== pepper ==
## milestone1
module milestone1 (
		input logic clock,                    
		input logic Resetn,
		input logic Enable,
		output	logic [17:0] SRAM_address,
		output 	logic [15:0] SRAM_write_data,
		output	logic SRAM_we_n,
		input		logic [15:0] SRAM_read_data,
		output   logic M1_end
);
Size in the first run: ~480 flip-flops, ~55 I/O pins, ~0.066 mm^2 of cells after synthesis.
==> flow/config.mk <==
export PLATFORM = sky130hd
export DESIGN_NAME = milestone1
export DESIGN_NICKNAME = milestone1
export VERILOG_FILES = /design/flow/design.v
export SDC_FILE = /design/flow/constraint.sdc
export NUM_CORES = 4
export LEC_CHECK = 0
export CAP_MARGIN = 40
export CELL_PAD_IN_SITES_DETAIL_PLACEMENT = 0
export CORE_ASPECT_RATIO = 0.54
export CORE_MARGIN = 5
export CORE_UTILIZATION = 62
export CTS_CLUSTER_DIAMETER = 354
export GPL_ROUTABILITY_DRIVEN = 0
export GPL_TIMING_DRIVEN = 1
export SLEW_MARGIN = 20
==> flow/constraint.sdc <==
create_clock -name core_clock -period 20.0 [get_ports {clock}]
set_input_delay 4.0000 -clock core_clock [delete_from_list [all_inputs] [get_ports {clock}]]
set_output_delay 4.0000 -clock core_clock [all_outputs]
set_load 0.01 [all_outputs]
run.sh (not shown) runs the stock make flow with config.mk's settings and CLKGATE_MAP_FILE=.
--- input diff pepper..yarrow ---
# pepper
export LEC_CHECK = 0
export CAP_MARGIN = 40
export CELL_PAD_IN_SITES_DETAIL_PLACEMENT = 0
export CORE_ASPECT_RATIO = 0.54
export CORE_MARGIN = 5
export CORE_UTILIZATION = 62
export CTS_CLUSTER_DIAMETER = 354
export GPL_ROUTABILITY_DRIVEN = 0
export GPL_TIMING_DRIVEN = 1
export SLEW_MARGIN = 20
create_clock -name core_clock -period 20.0 [get_ports {clock}]
# yarrow
export LEC_CHECK = 0
export CAP_MARGIN = 20
export CORE_MARGIN = 2
export CORE_UTILIZATION = 72
export CTS_CLUSTER_DIAMETER = 45
export CTS_CLUSTER_SIZE = 20
export SETUP_SLACK_MARGIN = 3.55
export SLEW_MARGIN = 20
create_clock -name core_clock -period 13.9 [get_ports {clock}]
==> comparison <==
Of pepper and yarrow, just one finished clean: pepper.
From yarrow to pepper, count of buffers from port buffering did not move at all.
Die width for yarrow: 150 um down relative to pepper
Placed standard-cell area, pepper and yarrow: lower on pepper
Going from pepper to yarrow, the placed wire-length estimate after detailed placement was found to have gone up by about 2%.
The distinct cell type count after synthesis on yarrow is in line with that on pepper.
Looking only at die height, and setting everything else aside, the higher value of pepper and yarrow goes to yarrow.
[inputs] fjord vs yarrow
# yarrow
export LEC_CHECK = 0
export CAP_MARGIN = 20
export CORE_MARGIN = 2
export CORE_UTILIZATION = 72
export CTS_CLUSTER_DIAMETER = 45
export CTS_CLUSTER_SIZE = 20
export SETUP_SLACK_MARGIN = 3.55
export SLEW_MARGIN = 20
create_clock -name core_clock -period 13.9 [get_ports {clock}]
# fjord
export LEC_CHECK = 0
export CAP_MARGIN = 20
export CORE_MARGIN = 2
export CORE_UTILIZATION = 62
export GPL_TIMING_DRIVEN = 0
export SLEW_MARGIN = 20
create_clock -name core_clock -period 20.0 [get_ports {clock}]
### Flow results
fjord: flow completed, timing, DRC and antenna clean. Changes observed in fjord relative to yarrow: synthesized net count ~0 delta, floorplan utilization -10 points, maximum level of the CTS H-tree ~0 delta, die area +16%.

== v54 ==
milestone1 again, from the RTL that the note above started with.
Settings: LEC_CHECK=0, ABC_AREA=1, CAP_MARGIN=20, CORE_MARGIN=2, CORE_UTILIZATION=65, CTS_CLUSTER_DIAMETER=206, HOLD_SLACK_MARGIN=-0.1, MAX_ROUTING_LAYER=met4, PLACE_DENSITY_LB_ADDON=0.05, SETUP_SLACK_MARGIN=3.48, SLEW_MARGIN=20, TNS_END_PERCENT=80; clock period 12.0 ns.
Although v54 finished all stages, its layout failed final checks on negative setup slack.
Changes in v26 relative to v54:
Settings: CORE_UTILIZATION: 65 -> 58; CTS_CLUSTER_DIAMETER: 206 -> unset; TNS_END_PERCENT: 80 -> unset; MAX_ROUTING_LAYER: met4 -> unset; HOLD_SLACK_MARGIN: -0.1 -> unset; PLACE_DENSITY_LB_ADDON: 0.05 -> unset; ABC_AREA: 1 -> unset; SETUP_SLACK_MARGIN: 3.48 -> 4.14; the clock period (ns, I/O delays scaled along): 12.0 -> 14.4.
[summary]
- v26 finished all stages; layout check result: FAIL, due to negative setup slack.
- The via count of v26 falls short of that of v54 by 12200.
- Summary of the comparison: compound-gate portion of the synthesized area is higher in v26, relative to v54.
- Setup slack: v26 more than v54
- v54 reports its uppermost layer routed as met4 while v26 reports met5.
- Changes observed in v26 relative to v54: buffer count excluding the clock tree in the final layout fell by 18%; multi-input gate area in the final layout rose by about 0.5%.
Changes in v5 relative to v26:
Settings: an added TNS_END_PERCENT of 80; an added ABC_AREA of 1; a deleted SETUP_SLACK_MARGIN that had been 4.14; a change of CORE_UTILIZATION from 58 to 65; an added PLACE_DENSITY_LB_ADDON of 0.05; an added CTS_CLUSTER_DIAMETER of 206; a change of the clock period (ns, I/O delays scaled along) from 14.4 to 12.0.
--- outcome ---
v5 -> stages 100% | layout checks FAIL | negative setup slack. v26 finished every stage; the final checks, however, were not passed, the failures being negative setup slack. The highest-delay cell along the critical path comes out fa_1 in one run and or4b_4 in the other, namely in v5 and v26 respectively. v26 → v5: buffer count excluding the clock tree in the final layout moved up; post-route met1 wirelength flat; layout clock buffer count has decreased; number of standard-cell rows in the floorplan shows a reduction of about 3.3%. v5 vs. v26: total setup buffers inserted after CTS went down about 23%, actual transition at the worst max-transition pin went down 0.13 ns. Of v26 and v5, the higher final critical-path share of the clock period belongs to v5.
#### Input delta (v41 over v5)
Settings: TNS_END_PERCENT: 80 -> unset; CORE_UTILIZATION: 65 -> 66; PLACE_DENSITY_LB_ADDON: 0.05 -> unset; ABC_AREA: 1 -> unset; CTS_CLUSTER_DIAMETER: 206 -> unset; the clock period (ns, I/O delays scaled along): 12.0 -> 18.3.
[summary]
Re required time at the endpoint of the critical path: v5 and v41 aren't equal, and the higher value belongs to v41.
v41: net count entering floorplan is 13% lower than what v5 reported.
v41 reached the final stage; the timing, DRC and antenna checks on its layout passed.
From v5 to v41 the numbers moved as follows: number of placed instances with taps included dropped 2284; smallest hold slack dropped 0.023 ns.

Starting RTL as in the previous note.
make LEC_CHECK=0 ABC_AREA=1 CAP_MARGIN=15 CORE_MARGIN=2 CORE_UTILIZATION=72 CTS_CLUSTER_DIAMETER=202 CTS_CLUSTER_SIZE=24 GPL_TIMING_DRIVEN=1 MIN_ROUTING_LAYER=met1 PLACE_DENSITY=0.6 SETUP_SLACK_MARGIN=3.89 SLEW_MARGIN=20 finish   # period 15.9 ns
The starting point never finished: it broke off in global routing.
Then changed:
==> flow/config.mk (replaced) <==
export PLATFORM = sky130hd
export DESIGN_NAME = milestone1
export DESIGN_NICKNAME = milestone1
export VERILOG_FILES = /design/flow/design.v
export SDC_FILE = /design/flow/constraint.sdc
export NUM_CORES = 4
export LEC_CHECK = 0
export ABC_AREA = 1
export CAP_MARGIN = 20
export CORE_MARGIN = 2
export CORE_UTILIZATION = 61
export SETUP_SLACK_MARGIN = 0.58
export SLEW_MARGIN = 20
==> flow/constraint.sdc (replaced) <==
create_clock -name core_clock -period 9.28 [get_ports {clock}]
set_input_delay 1.8560 -clock core_clock [delete_from_list [all_inputs] [get_ports {clock}]]
set_output_delay 1.8560 -clock core_clock [all_outputs]
set_load 0.01 [all_outputs]
Result: With this change the flow completed, yet does not pass: setup timing; die area grows by about a fifth; area after synthesis does not change; synthesized cell count is unchanged.
Then changed:
--- a/flow/config.mk
+++ b/flow/config.mk
@@ -6,8 +6,7 @@
 export NUM_CORES = 4
 export LEC_CHECK = 0
-export ABC_AREA = 1
 export CAP_MARGIN = 20
 export CORE_MARGIN = 2
-export CORE_UTILIZATION = 61
-export SETUP_SLACK_MARGIN = 0.58
+export CORE_UTILIZATION = 70
+export SETUP_SLACK_MARGIN = -0.64
 export SLEW_MARGIN = 20
==> flow/constraint.sdc (replaced) <==
create_clock -name core_clock -period 9.62 [get_ports {clock}]
set_input_delay 1.9240 -clock core_clock [delete_from_list [all_inputs] [get_ports {clock}]]
set_output_delay 1.9240 -clock core_clock [all_outputs]
set_load 0.01 [all_outputs]
Effect:
- Now the flow never finished: it broke off in global routing
- synthesized cell count went down by about a fifth
- synthesized area went down by a few percent
- die area went down by about a fifth
Then changed:
--- a/flow/config.mk
+++ b/flow/config.mk
@@ -8,5 +8,4 @@
 export CAP_MARGIN = 20
 export CORE_MARGIN = 2
-export CORE_UTILIZATION = 70
-export SETUP_SLACK_MARGIN = -0.64
+export CORE_UTILIZATION = 65
 export SLEW_MARGIN = 20
==> flow/constraint.sdc (replaced) <==
create_clock -name core_clock -period 13.3 [get_ports {clock}]
set_input_delay 2.6600 -clock core_clock [delete_from_list [all_inputs] [get_ports {clock}]]
set_output_delay 2.6600 -clock core_clock [all_outputs]
set_load 0.01 [all_outputs]
What happened:
- This time the run ran to the end with violations: setup timing
- die size came out higher by about 8%
- synthesized area stays the same
- synthesized cell count stays the same
Then changed:
--- a/flow/config.mk
+++ b/flow/config.mk
@@ -8,4 +8,4 @@
 export CAP_MARGIN = 20
 export CORE_MARGIN = 2
-export CORE_UTILIZATION = 65
+export CORE_UTILIZATION = 40
 export SLEW_MARGIN = 20
==> flow/constraint.sdc (replaced) <==
create_clock -name core_clock -period 18.3 [get_ports {clock}]
set_input_delay 3.6600 -clock core_clock [delete_from_list [all_inputs] [get_ports {clock}]]
set_output_delay 3.6600 -clock core_clock [all_outputs]
set_load 0.01 [all_outputs]
Result:
- With this change the flow completed without violations
- sequential cell count is unchanged
- die size increases by well over a third
- critical path depth falls by 9
- count of clock-buffer cells in the layout increases by 4
- setup slack gains 3.1 ns
- worst hold slack degrades by 0.0066 ns

## umber
Starting RTL as in the previous note.
Settings: LEC_CHECK=0, ABC_AREA=1, CAP_MARGIN=20, CORE_MARGIN=2, CORE_UTILIZATION=72, CTS_CLUSTER_DIAMETER=243, CTS_CLUSTER_SIZE=72, MAX_ROUTING_LAYER=met4, PLACE_DENSITY_LB_ADDON=0.01, SETUP_SLACK_MARGIN=3.29, SLEW_MARGIN=20; clock period 11.1 ns.
Status: umber FAILED at 5_1_grt (tool error)
Input-level comparison between juniper and umber:
==> flow/config.mk <==
export PLATFORM = sky130hd
export DESIGN_NAME = milestone1
export DESIGN_NICKNAME = milestone1
export VERILOG_FILES = /design/flow/design.v
export SDC_FILE = /design/flow/constraint.sdc
export NUM_CORES = 4
export LEC_CHECK = 0
export CAP_MARGIN = 20
export CORE_MARGIN = 2
export CORE_UTILIZATION = 40
export SLEW_MARGIN = 20
==> flow/constraint.sdc <==
create_clock -name core_clock -period 20.0 [get_ports {clock}]
set_input_delay 4.0000 -clock core_clock [delete_from_list [all_inputs] [get_ports {clock}]]
set_output_delay 4.0000 -clock core_clock [all_outputs]
set_load 0.01 [all_outputs]
Results
Comparing umber and juniper, the higher placeable core region was measured on juniper.
When juniper is measured against umber, its share of synthesized cell area in and-or and or-and compound cells turns out 4.6 points higher.
juniper reached the end of the flow, and the finished layout is clean on the timing, DRC and antenna checks.
In the tables for umber and juniper, fraction of synthesized area in multiplexers reads higher with juniper.
Effective utilization at floorplan (juniper over umber): decrease, 32 points

Starting RTL as in the previous note.
Settings: LEC_CHECK=0, ABC_AREA=0, CAP_MARGIN=5, CELL_PAD_IN_SITES_DETAIL_PLACEMENT=1, CELL_PAD_IN_SITES_GLOBAL_PLACEMENT=0, CORE_ASPECT_RATIO=1.74, CORE_MARGIN=2, CORE_UTILIZATION=66, GPL_ROUTABILITY_DRIVEN=1, HOLD_SLACK_MARGIN=0.22, PLACE_DENSITY_LB_ADDON=0.14, SETUP_SLACK_MARGIN=1.39, SLEW_MARGIN=30; clock period 20.1 ns.
The baseline did not get past 5_1_grt on GRT-0116.
==> next run, changes <==
==> flow/config.mk (replaced) <==
export PLATFORM = sky130hd
export DESIGN_NAME = milestone1
export DESIGN_NICKNAME = milestone1
export VERILOG_FILES = /design/flow/design.v
export SDC_FILE = /design/flow/constraint.sdc
export NUM_CORES = 4
export LEC_CHECK = 0
export ABC_AREA = 1
export CAP_MARGIN = 20
export CORE_MARGIN = 2
export CORE_UTILIZATION = 70
export SLEW_MARGIN = 20
==> flow/constraint.sdc (replaced) <==
create_clock -name core_clock -period 15.1 [get_ports {clock}]
set_input_delay 3.0200 -clock core_clock [delete_from_list [all_inputs] [get_ports {clock}]]
set_output_delay 3.0200 -clock core_clock [all_outputs]
set_load 0.01 [all_outputs]
- With this change the flow ran to the end with violations: max-capacitance violations, max-slew violations, negative setup slack
- die size decreases slightly
- synthesized cell count came out higher by about a fifth
- synthesized area is higher by a few percent

Starting RTL as in the previous note.
make LEC_CHECK=0 CAP_MARGIN=20 CELL_PAD_IN_SITES_GLOBAL_PLACEMENT=1 CORE_ASPECT_RATIO=0.56 CORE_MARGIN=2 CORE_UTILIZATION=67 CTS_CLUSTER_DIAMETER=206 GPL_ROUTABILITY_DRIVEN=1 HOLD_SLACK_MARGIN=0.27 SLEW_MARGIN=20 finish   # period 22.0 ns
The starting point completed without violations.
Edit:
ABC_AREA = 1   (was default)
CELL_PAD_IN_SITES_GLOBAL_PLACEMENT = default   (was 1)
CORE_ASPECT_RATIO = default   (was 0.56)
CORE_UTILIZATION = 70   (was 67)
CTS_CLUSTER_DIAMETER = default   (was 206)
CTS_CLUSTER_SIZE = 72   (was default)
GPL_ROUTABILITY_DRIVEN = default   (was 1)
HOLD_SLACK_MARGIN = default   (was 0.27)
SETUP_SLACK_MARGIN = -0.95   (was default)
clock period = 13.0 ns   (was 22.0 ns; I/O delays follow)
What happened:
- This time the run ran to the end with violations: setup timing
- non-clock buffer count is higher by 754
- area after synthesis is higher by 4.3%
- routed wire length is higher by about 18%
- die size stays flat
- worst setup slack loses 6.7 ns
- worst hold slack gains 0.027 ns
- cell count is higher by about 25%
- sequential share of layout area is lower by 2.2 points
- design area is higher by 15%
- first-iteration DRC count is higher by 20%
- global-route usage is higher by 8.0 points
Edit:
CORE_UTILIZATION = 65   (was 70)
CTS_CLUSTER_SIZE = default   (was 72)
SETUP_SLACK_MARGIN = default   (was -0.95)
clock period = 17.1 ns   (was 13.0 ns; I/O delays follow)
Result: The changed run passed the timing, DRC and antenna checks; synthesized cell count stays the same; count of clock-buffer cells in the layout falls by 3; worst setup slack is better by 3.6 ns; global-route usage falls by 12 points; sequential cell count does not change; die area rises by 7.6%; critical path depth falls by 10.
Edit:
CORE_UTILIZATION = 70   (was 65)
clock period = 15.4 ns   (was 17.1 ns; I/O delays follow)
Effect:
- via count came out higher by a few percent
- sequential cell count stays the same
- utilization went up by 7.9 points
- clock-buffer cell count grows by 2
- wire length is higher by a few percent
